## CLOCK_TOP
module CLOCK_TOP( 
	   SEG0, SEG1, SEG2, SEG3, SEG4, SEG5, SEG6, SEG7, LED, BUZ_OUT,
	   CLK50M, KEY1, KEY2, KEY3, SW0, SW1, SW2, SW3, SW4, SW5, KNOCK,
	   SENSOR, ROT_A, ROT_B
	   );
Settings: LEC_CHECK=0, ABC_AREA=1, CAP_MARGIN=20, CELL_PAD_IN_SITES_DETAIL_PLACEMENT=2, CORE_MARGIN=5, CORE_UTILIZATION=29, CTS_CLUSTER_DIAMETER=394, GPL_TIMING_DRIVEN=0, HOLD_SLACK_MARGIN=0.02, MAX_ROUTING_LAYER=met4, MIN_ROUTING_LAYER=met2, PLACE_DENSITY=0.53, SETUP_SLACK_MARGIN=0.21, SLEW_MARGIN=20; clock period 5.9 ns.
run.sh (not shown) runs the stock make flow with config.mk's settings and CLKGATE_MAP_FILE=.
Next try:
- ABC_AREA: 1 -> default
- CELL_PAD_IN_SITES_DETAIL_PLACEMENT: 2 -> default
- CORE_MARGIN: 5 -> 2
- CORE_UTILIZATION: 29 -> 68
- CTS_CLUSTER_DIAMETER: 394 -> default
- GPL_TIMING_DRIVEN: 0 -> default
- HOLD_SLACK_MARGIN: 0.02 -> default
- MAX_ROUTING_LAYER: met4 -> default
- MIN_ROUTING_LAYER: met2 -> default
- PLACE_DENSITY: 0.53 -> default
- SETUP_SLACK_MARGIN: 0.21 -> default
- clock period: 5.9 -> 6.79 ns (I/O delays scaled with it)
What happened:
- first-iteration DRC count falls by 78%
- sequential share of layout area rises by 4.3 points
- synthesized cell count falls by 25%
Next try:
- ABC_AREA: default -> 1
- CORE_UTILIZATION: 68 -> 72
- CTS_CLUSTER_SIZE: default -> 100
- clock period: 6.79 -> 4.62 ns (I/O delays scaled with it)
Die area came out higher by 2.2%.
Setup slack is worse by 1400 ps.
Wire length climbs by 16%.
Utilization rose by 4.1 points.
Clock skew came out lower by 8.0 ps.
Clock-buffer cell count decreases by 6.
Global-route usage went up by 3.8 points.
Design area increases by 8.2%.
First-iteration DRC count is higher by 46%.
Final cell count came out higher by 30%.
Total power climbs by 45%.

oak:
CLOCK_TOP again, from the RTL that the note above started with.
clock: 12.3 ns
lec_check: 0
abc_area: 0
cap_margin: 30
core_aspect_ratio: 1.86
core_margin: 9
core_utilization: 32
cts_cluster_size: 93
hold_slack_margin: 0.07
max_routing_layer: met4
min_routing_layer: met1
place_density: 0.39
setup_slack_margin: 0.86
slew_margin: 20
tns_end_percent: 10
For pine, these inputs were changed with respect to oak:
- a deleted PLACE_DENSITY that had been 0.39
- a deleted HOLD_SLACK_MARGIN that had been 0.07
- a change of CORE_UTILIZATION from 32 to 67
- a change of ABC_AREA from 0 to 1
- a change of TNS_END_PERCENT from 10 to 65
- a deleted CORE_ASPECT_RATIO that had been 1.86
- a change of CORE_MARGIN from 9 to 3
- a change of the clock period (ns, I/O delays scaled along) from 12.3 to 7.25
Notes after the runs:
Core utilization: pine higher than oak. pine vs oak on cell count after placement: pine is the higher one. Floorplan net count ends up higher on pine. Re total routing resource utilization after global routing: pine is 15 points up on oak. Slack of the critical path: pine vs oak down 3.50 ns. pine against oak: fraction of met1 tracks used by global routing up 22 points; biggest fanout along the worst timing path shows an increase of 22; fraction of power consumed by the clock network moved down; number of tap cells inserted fell 354.
## Diff of input files: birch against pine
- a change of CORE_MARGIN from 3 to 2
- a change of CORE_UTILIZATION from 67 to 30
- a deleted SETUP_SLACK_MARGIN that had been 0.86
- a deleted CTS_CLUSTER_SIZE that had been 93
- a deleted MIN_ROUTING_LAYER that had been met1
- a deleted ABC_AREA that had been 1
- a change of CAP_MARGIN from 30 to 20
- a deleted TNS_END_PERCENT that had been 65
- a deleted MAX_ROUTING_LAYER that had been met4
- a change of the clock period (ns, I/O delays scaled along) from 7.25 to 8.31
==> comparison <==
birch | stages: all done | timing, DRC, antenna: all pass
A main logic family after synthesis of simple AND/OR/NAND/NOR gates is what pine shows, while AND-OR/OR-AND gates belongs to birch.
Portion of total power attributed to the clock network delta (birch -> pine): insignificant
On combinational power, the higher figure sits with pine, not birch.
In the tables for pine and birch, post-synth area from yosys stat reads lower with birch.
Die height (birch vs. pine) increases by more than a quarter
For birch, the uppermost layer routed was met5, unlike pine, where it was met4.

Starting RTL as in the previous note.
==> flow/design.v (excerpt) <==
module CLOCK_TOP( 
	   SEG0, SEG1, SEG2, SEG3, SEG4, SEG5, SEG6, SEG7, LED, BUZ_OUT,
	   CLK50M, KEY1, KEY2, KEY3, SW0, SW1, SW2, SW3, SW4, SW5, KNOCK,
	   SENSOR, ROT_A, ROT_B
	   );
make LEC_CHECK=0 ABC_AREA=1 CAP_MARGIN=30 CORE_MARGIN=2 CORE_UTILIZATION=72 CTS_CLUSTER_DIAMETER=30 CTS_CLUSTER_SIZE=49 MAX_ROUTING_LAYER=met4 MIN_ROUTING_LAYER=met1 PLACE_DENSITY_LB_ADDON=0.01 SETUP_SLACK_MARGIN=3.09 SLEW_MARGIN=30 TNS_END_PERCENT=5 finish   # period 10.4 ns
The starting point completed without violations.
Rerun with:
==> flow/config.mk (replaced) <==
export PLATFORM = sky130hd
export DESIGN_NAME = CLOCK_TOP
export DESIGN_NICKNAME = CLOCK_TOP
export VERILOG_FILES = /design/flow/design.v
export SDC_FILE = /design/flow/constraint.sdc
export NUM_CORES = 4
export LEC_CHECK = 0
export CAP_MARGIN = 20
export CORE_MARGIN = 2
export CORE_UTILIZATION = 61
export SLEW_MARGIN = 20
==> flow/constraint.sdc (replaced) <==
create_clock -name core_clock -period 8.72 [get_ports {CLK50M}]
set_input_delay 1.7440 -clock core_clock [delete_from_list [all_inputs] [get_ports {CLK50M}]]
set_output_delay 1.7440 -clock core_clock [all_outputs]
set_load 0.01 [all_outputs]
Outcome:
- The new run produced a clean layout
- cell count came out lower by a quarter to a third
- cell area drops by roughly a tenth
- register-to-register slack loses 1.5 ns
- non-clock buffer count came out higher by 4
- power decreases by about a fifth
- synthesized cell count falls by a quarter to a third
- wire length went down by a quarter to a third
- clock-buffer cell count shrinks by 39
- die size is higher by a little under a tenth
- setup slack degrades by 1.1 ns
- sequential power goes up by about a fifth

Starting RTL as in the previous note.
Design CLOCK_TOP, start of the top module:
module CLOCK_TOP( 
	   SEG0, SEG1, SEG2, SEG3, SEG4, SEG5, SEG6, SEG7, LED, BUZ_OUT,
	   CLK50M, KEY1, KEY2, KEY3, SW0, SW1, SW2, SW3, SW4, SW5, KNOCK,
	   SENSOR, ROT_A, ROT_B
	   );
Settings: LEC_CHECK=0, ABC_AREA=1, CAP_MARGIN=30, CORE_MARGIN=9, CORE_UTILIZATION=69, CTS_CLUSTER_SIZE=52, MAX_ROUTING_LAYER=met4, MIN_ROUTING_LAYER=met1, PLACE_DENSITY_LB_ADDON=0.01, SETUP_SLACK_MARGIN=1.24, SLEW_MARGIN=30, TNS_END_PERCENT=65; clock period 10.4 ns.
Next try:
==> flow/config.mk (replaced) <==
export PLATFORM = sky130hd
export DESIGN_NAME = CLOCK_TOP
export DESIGN_NICKNAME = CLOCK_TOP
export VERILOG_FILES = /design/flow/design.v
export SDC_FILE = /design/flow/constraint.sdc
export NUM_CORES = 4
export LEC_CHECK = 0
export ABC_AREA = 1
export CAP_MARGIN = 5
export CORE_ASPECT_RATIO = 1.51
export CORE_MARGIN = 2
export CORE_UTILIZATION = 72
export CTS_CLUSTER_SIZE = 52
export HOLD_SLACK_MARGIN = -0.1
export MAX_ROUTING_LAYER = met4
export MIN_ROUTING_LAYER = met1
export PLACE_DENSITY = 0.36
export SETUP_SLACK_MARGIN = 3.09
export SLEW_MARGIN = 15
export TNS_END_PERCENT = 5
After rerunning: Final area is about the same. Final cell count decreases by about 1.3%. Area after synthesis is unchanged. Setup slack gets worse by 0.052 ns. Global-route usage increases by 8.9 points. Sequential share of layout area is about the same. Critical path depth decreases by 2.
Next try:
==> flow/config.mk (replaced) <==
export PLATFORM = sky130hd
export DESIGN_NAME = CLOCK_TOP
export DESIGN_NICKNAME = CLOCK_TOP
export VERILOG_FILES = /design/flow/design.v
export SDC_FILE = /design/flow/constraint.sdc
export NUM_CORES = 4
export LEC_CHECK = 0
export ABC_AREA = 1
export CAP_MARGIN = 20
export CORE_MARGIN = 2
export CORE_UTILIZATION = 62
export SLEW_MARGIN = 20
==> flow/constraint.sdc (replaced) <==
create_clock -name core_clock -period 15.3 [get_ports {CLK50M}]
set_input_delay 3.0600 -clock core_clock [delete_from_list [all_inputs] [get_ports {CLK50M}]]
set_output_delay 3.0600 -clock core_clock [all_outputs]
set_load 0.01 [all_outputs]
What happened: The new run completed with no timing, DRC or antenna violations. Cell count climbs by about 3%. Worst setup slack gets better by 4.0 ns. Critical path depth climbs by 2. Final area climbs by about 1.1%. Clock power drops by 27%. Count of clock-buffer cells in the layout climbs by 9. Die size climbs by about 16%. Area after synthesis is unchanged. First-iteration DRC count drops by 27%. Global-route usage drops by 9.0 points. Non-clock buffer count climbs by 1.
Next try:
--- a/flow/config.mk
+++ b/flow/config.mk
@@ -10,3 +10,5 @@
 export CORE_MARGIN = 2
-export CORE_UTILIZATION = 62
+export CORE_UTILIZATION = 71
+export PLACE_DENSITY_LB_ADDON = 0.02
+export SETUP_SLACK_MARGIN = 1.15
 export SLEW_MARGIN = 20
==> flow/constraint.sdc (replaced) <==
create_clock -name core_clock -period 4.62 [get_ports {CLK50M}]
set_input_delay 0.9240 -clock core_clock [delete_from_list [all_inputs] [get_ports {CLK50M}]]
set_output_delay 0.9240 -clock core_clock [all_outputs]
set_load 0.01 [all_outputs]
Result: Cell area rose by a few percent; wire length went up by about a fifth; global-route usage is higher by 6.9 points; total power goes up to 3.1 times its value; sequential power rises to 3.3 times its value; via count goes up by a little under a tenth; area after synthesis does not change; utilization grows by 14 points; count of clock-buffer cells in the layout grows by 5; worst hold slack is worse by 0.20 ns; die area went down by roughly a tenth.
Next try:
--- a/flow/config.mk
+++ b/flow/config.mk
@@ -8,5 +8,8 @@
 export ABC_AREA = 1
-export CAP_MARGIN = 20
+export CAP_MARGIN = 0
 export CORE_MARGIN = 2
-export CORE_UTILIZATION = 71
+export CORE_UTILIZATION = 72
+export CTS_CLUSTER_DIAMETER = 317
+export CTS_CLUSTER_SIZE = 14
+export GPL_ROUTABILITY_DRIVEN = 0
 export PLACE_DENSITY_LB_ADDON = 0.02
- combinational power drops by about 0.6%
- area after synthesis stays the same
- maximum frequency climbs by 1.0%
- global-route usage drops by 0.12 points
Power is estimated from default activity; no workload was simulated.
